==> flow/design.v (excerpt) <==
module top_rx_surf(
	input 			clk,
	input 			rst_n,
	input 			data_rx,
	output			flag_en_1, 
	output [7:0]	addr_daohang_data,
	output [12:0]	data_rx_end_internet
    );
Size: about 1200 cells after synthesis, about 380 flip-flops, ~25 I/O pins, ~0.015 mm² of cells after synthesis.
clock: 7.79 ns
lec_check: 0
cap_margin: 20
core_margin: 2
core_utilization: 22
cts_cluster_diameter: 37
cts_cluster_size: 60
gpl_timing_driven: 1
min_routing_layer: met1
place_density_lb_addon: 0.08
slew_margin: 20
tns_end_percent: 100
run.sh (not shown) runs the stock make flow with config.mk's settings and CLKGATE_MAP_FILE=.
The starting point ran to the end with no violations.
Edit:
==> flow/config.mk (replaced) <==
export PLATFORM = sky130hd
export DESIGN_NAME = top_rx_surf
export DESIGN_NICKNAME = top_rx_surf
export VERILOG_FILES = /design/flow/design.v
export SDC_FILE = /design/flow/constraint.sdc
export NUM_CORES = 4
export LEC_CHECK = 0
export CAP_MARGIN = 20
export CORE_MARGIN = 2
export CORE_UTILIZATION = 69
export PLACE_DENSITY_LB_ADDON = 0.01
export SLEW_MARGIN = 20
==> flow/constraint.sdc (replaced) <==
create_clock -name core_clock -period 3.21 [get_ports {clk}]
set_input_delay 0.6420 -clock core_clock [delete_from_list [all_inputs] [get_ports {clk}]]
set_output_delay 0.6420 -clock core_clock [all_outputs]
set_load 0.01 [all_outputs]
The new run completed, yet does not pass: negative setup slack.
Total power goes up by 56%.
Clock power increases by 10%.
Area after synthesis is unchanged.
Edit:
--- a/flow/config.mk
+++ b/flow/config.mk
@@ -6,7 +6,10 @@
 export NUM_CORES = 4
 export LEC_CHECK = 0
-export CAP_MARGIN = 20
+export ABC_AREA = 1
+export CAP_MARGIN = 0
 export CORE_MARGIN = 2
-export CORE_UTILIZATION = 69
+export CORE_UTILIZATION = 72
+export CTS_CLUSTER_SIZE = 76
 export PLACE_DENSITY_LB_ADDON = 0.01
+export SETUP_SLACK_MARGIN = 0.72
 export SLEW_MARGIN = 20
==> flow/constraint.sdc (replaced) <==
create_clock -name core_clock -period 2.53 [get_ports {clk}]
set_input_delay 0.5060 -clock core_clock [delete_from_list [all_inputs] [get_ports {clk}]]
set_output_delay 0.5060 -clock core_clock [all_outputs]
set_load 0.01 [all_outputs]
The new run failed in global routing (5_1_grt).
Die size rises by 0.68%.
Area after synthesis rises by 5.1%.
Synthesized cell count rises by 35%.
Edit:
==> flow/config.mk (replaced) <==
export PLATFORM = sky130hd
export DESIGN_NAME = top_rx_surf
export DESIGN_NICKNAME = top_rx_surf
export VERILOG_FILES = /design/flow/design.v
export SDC_FILE = /design/flow/constraint.sdc
export NUM_CORES = 4
export LEC_CHECK = 0
export CAP_MARGIN = 20
export CORE_MARGIN = 2
export CORE_UTILIZATION = 69
export SLEW_MARGIN = 20
==> flow/constraint.sdc (replaced) <==
create_clock -name core_clock -period 4.44 [get_ports {clk}]
set_input_delay 0.8880 -clock core_clock [delete_from_list [all_inputs] [get_ports {clk}]]
set_output_delay 0.8880 -clock core_clock [all_outputs]
set_load 0.01 [all_outputs]
The changed run passed the timing, DRC and antenna checks.
Die size shrinks slightly.
Synthesized cell count goes down by a quarter to a third.
Area after synthesis falls by a few percent.
Edit:
--- a/flow/config.mk
+++ b/flow/config.mk
@@ -8,4 +8,7 @@
 export CAP_MARGIN = 20
 export CORE_MARGIN = 2
-export CORE_UTILIZATION = 69
+export CORE_UTILIZATION = 70
+export CTS_CLUSTER_DIAMETER = 190
+export CTS_CLUSTER_SIZE = 15
+export PLACE_DENSITY_LB_ADDON = 0.13
 export SLEW_MARGIN = 20
==> flow/constraint.sdc (replaced) <==
create_clock -name core_clock -period 2.54 [get_ports {clk}]
set_input_delay 0.5080 -clock core_clock [delete_from_list [all_inputs] [get_ports {clk}]]
set_output_delay 0.5080 -clock core_clock [all_outputs]
set_load 0.01 [all_outputs]
Outcome: This time the run completed, yet does not pass: negative setup slack; synthesized area does not change; clock-buffer cell count went up by 3; via count went up by 9.3%; hold slack got worse by 0.0050 ns; setup slack got worse by 1.8 ns.

========
top_rx_surf again, from the RTL that the note above started with.
==> flow/config.mk <==
export PLATFORM = sky130hd
export DESIGN_NAME = top_rx_surf
export DESIGN_NICKNAME = top_rx_surf
export VERILOG_FILES = /design/flow/design.v
export SDC_FILE = /design/flow/constraint.sdc
export NUM_CORES = 4
export LEC_CHECK = 0
export ABC_AREA = 1
export CAP_MARGIN = 20
export CORE_MARGIN = 2
export CORE_UTILIZATION = 70
export CTS_CLUSTER_DIAMETER = 190
export CTS_CLUSTER_SIZE = 15
export PLACE_DENSITY_LB_ADDON = 0.13
export SETUP_SLACK_MARGIN = 0.74
export SLEW_MARGIN = 40
==> flow/constraint.sdc <==
create_clock -name core_clock -period 2.48 [get_ports {clk}]
set_input_delay 0.4960 -clock core_clock [delete_from_list [all_inputs] [get_ports {clk}]]
set_output_delay 0.4960 -clock core_clock [all_outputs]
set_load 0.01 [all_outputs]
The starting point finished but fails on negative setup slack.
Then changed:
- ABC_AREA: 1 -> unset
- CORE_UTILIZATION: 70 -> 40
- CTS_CLUSTER_DIAMETER: 190 -> unset
- CTS_CLUSTER_SIZE: 15 -> unset
- PLACE_DENSITY_LB_ADDON: 0.13 -> unset
- SETUP_SLACK_MARGIN: 0.74 -> unset
- SLEW_MARGIN: 40 -> 20
- clock period: 2.48 -> 4.44 ns (I/O delays scaled with it)
What happened: Now the flow completed without violations. Utilization falls by 48 points. Worst setup slack gets better by 1.5 ns. Fmax shrinks by roughly a tenth. Total power fell by well over a third. Count of clock-buffer cells in the layout increases by 8.

========
Setup of job 4501:
Starting RTL as in the previous note.
// top_rx_surf
module top_rx_surf(
	input 			clk,
	input 			rst_n,
	input 			data_rx,
	output			flag_en_1, 
	output [7:0]	addr_daohang_data,
	output [12:0]	data_rx_end_internet
    );
export LEC_CHECK = 0
export ABC_AREA = 0
export CAP_MARGIN = 25
export CELL_PAD_IN_SITES_DETAIL_PLACEMENT = 2
export CELL_PAD_IN_SITES_GLOBAL_PLACEMENT = 0
export CORE_MARGIN = 9
export CORE_UTILIZATION = 59
export CTS_CLUSTER_DIAMETER = 367
export CTS_CLUSTER_SIZE = 68
export GPL_ROUTABILITY_DRIVEN = 0
export GPL_TIMING_DRIVEN = 0
export HOLD_SLACK_MARGIN = -0.05
export MIN_ROUTING_LAYER = met1
export PLACE_DENSITY_LB_ADDON = 0.1
export SLEW_MARGIN = 0
export TNS_END_PERCENT = 20
create_clock -name core_clock -period 5.12 [get_ports {clk}]
Seen in the log of job 4501: DPL-0033 during 3_5_place_dp, after which the run never completed.
#### Input delta (job 1753 over job 4501)
# job 4501
export LEC_CHECK = 0
export ABC_AREA = 0
export CAP_MARGIN = 25
export CELL_PAD_IN_SITES_DETAIL_PLACEMENT = 2
export CELL_PAD_IN_SITES_GLOBAL_PLACEMENT = 0
export CORE_MARGIN = 9
export CORE_UTILIZATION = 59
export CTS_CLUSTER_DIAMETER = 367
export CTS_CLUSTER_SIZE = 68
export GPL_ROUTABILITY_DRIVEN = 0
export GPL_TIMING_DRIVEN = 0
export HOLD_SLACK_MARGIN = -0.05
export MIN_ROUTING_LAYER = met1
export PLACE_DENSITY_LB_ADDON = 0.1
export SLEW_MARGIN = 0
export TNS_END_PERCENT = 20
create_clock -name core_clock -period 5.12 [get_ports {clk}]
# job 1753
export LEC_CHECK = 0
export ABC_AREA = 1
export CAP_MARGIN = 20
export CORE_MARGIN = 2
export CORE_UTILIZATION = 56
export SETUP_SLACK_MARGIN = 0.49
export SLEW_MARGIN = 20
create_clock -name core_clock -period 10.0 [get_ports {clk}]
In job 1753, the initial standard-cell utilization of the core came out 3.0 points below the value in job 4501.
Comparing job 4501 and job 1753, area fraction in and, or, nand and nor cells is lower on job 4501.
Higher placement row count was reported by job 1753, not job 4501.
On area fraction in compound gates: between job 4501 and job 1753, it ends up higher for job 4501.
Comparing job 4501 against job 1753, there is no change at all in number of flops mapped to enable cells by yosys.
Job 1753 vs. job 4501: height of the die -about 3%; multiplexer fraction of the synthesized cell area fell by 4.2 points; unique cell type count in the Yosys netlist lower; cell area after synthesis shows an increase of 5.1%; total cell area reported by yosys after synthesis went up.
The flow ran to completion for all of job 4501 and job 1753 but job 4501, which stopped partway.
Modified inputs, job 4431 compared to job 1753
# job 1753
export LEC_CHECK = 0
export ABC_AREA = 1
export CAP_MARGIN = 20
export CORE_MARGIN = 2
export CORE_UTILIZATION = 56
export SETUP_SLACK_MARGIN = 0.49
export SLEW_MARGIN = 20
create_clock -name core_clock -period 10.0 [get_ports {clk}]
# job 4431
export LEC_CHECK = 0
export ABC_AREA = 0
export CAP_MARGIN = 20
export CELL_PAD_IN_SITES_DETAIL_PLACEMENT = 2
export CORE_MARGIN = 2
export CORE_UTILIZATION = 26
export CTS_CLUSTER_DIAMETER = 133
export GPL_ROUTABILITY_DRIVEN = 0
export PLACE_DENSITY_LB_ADDON = 0.09
export SETUP_SLACK_MARGIN = 0.49
export SLEW_MARGIN = 35
export TNS_END_PERCENT = 90
create_clock -name core_clock -period 10.0 [get_ports {clk}]
Findings:
- Between job 4431 and job 1753, it is job 4431 whose maximum frequency is lower, by about 7%.
- For the synthesized area, job 4431 came in 4.8% lower than job 1753 did.
- Job 1753 was routed with more vias than job 4431.
- In job 4431, the final instance area came out about 0.45% below the value in job 1753.
- Looking at critical path class, the reg -> out result is from job 1753; the reg -> reg one comes from job 4431.
- | chip area line of the yosys report | lower: job 4431 |
Setup changes, job 4431 to job 1266
# job 4431
export LEC_CHECK = 0
export ABC_AREA = 0
export CAP_MARGIN = 20
export CELL_PAD_IN_SITES_DETAIL_PLACEMENT = 2
export CORE_MARGIN = 2
export CORE_UTILIZATION = 26
export CTS_CLUSTER_DIAMETER = 133
export GPL_ROUTABILITY_DRIVEN = 0
export PLACE_DENSITY_LB_ADDON = 0.09
export SETUP_SLACK_MARGIN = 0.49
export SLEW_MARGIN = 35
export TNS_END_PERCENT = 90
create_clock -name core_clock -period 10.0 [get_ports {clk}]
# job 1266
export LEC_CHECK = 0
export CAP_MARGIN = 20
export CORE_MARGIN = 2
export CORE_UTILIZATION = 66
export SETUP_SLACK_MARGIN = 2.05
export SLEW_MARGIN = 20
create_clock -name core_clock -period 8.38 [get_ports {clk}]
Results
Compared with job 4431, in job 1266 number of clock-tree buffers in the layout down 11; combinational power share flat; register-to-register slack down 1.51 ns; slack of the critical path down 1.51 ns.
[inputs] job 7556 vs job 1266
# job 1266
export LEC_CHECK = 0
export CAP_MARGIN = 20
export CORE_MARGIN = 2
export CORE_UTILIZATION = 66
export SETUP_SLACK_MARGIN = 2.05
export SLEW_MARGIN = 20
create_clock -name core_clock -period 8.38 [get_ports {clk}]
# job 7556
export LEC_CHECK = 0
export ABC_AREA = 1
export CAP_MARGIN = 20
export CORE_MARGIN = 2
export CORE_UTILIZATION = 69
export CTS_CLUSTER_SIZE = 76
export PLACE_DENSITY_LB_ADDON = 0.01
export SLEW_MARGIN = 20
create_clock -name core_clock -period 2.53 [get_ports {clk}]
Notes after the runs:
No crash in job 7556: every stage finished, but the layout fails its final checks due to negative setup slack.
As far as top-level port count goes, job 7556 and job 1266 are indistinguishable; the numbers are identical.
On clock-pin slew on the worst setup and hold paths, job 1266 tracks job 7556 almost exactly.
Delta(clock share of power, job 7556 - job 1266) > 0
Job 7556 has HPWL reported at the end of detailed placement above what job 1266 had.
In the tables for job 1266 and job 7556, fraction of met1 tracks used by global routing reads lower with job 1266.
Summary of job 7556 over job 1266: share of the cycle needed by the critical path after routing picked up an extra 79 points; final estimated routing congestion in global placement higher.
Core outline area went up slightly going from job 1266 to job 7556.
No activity file was given, so power comes from the tool's default toggle rates.
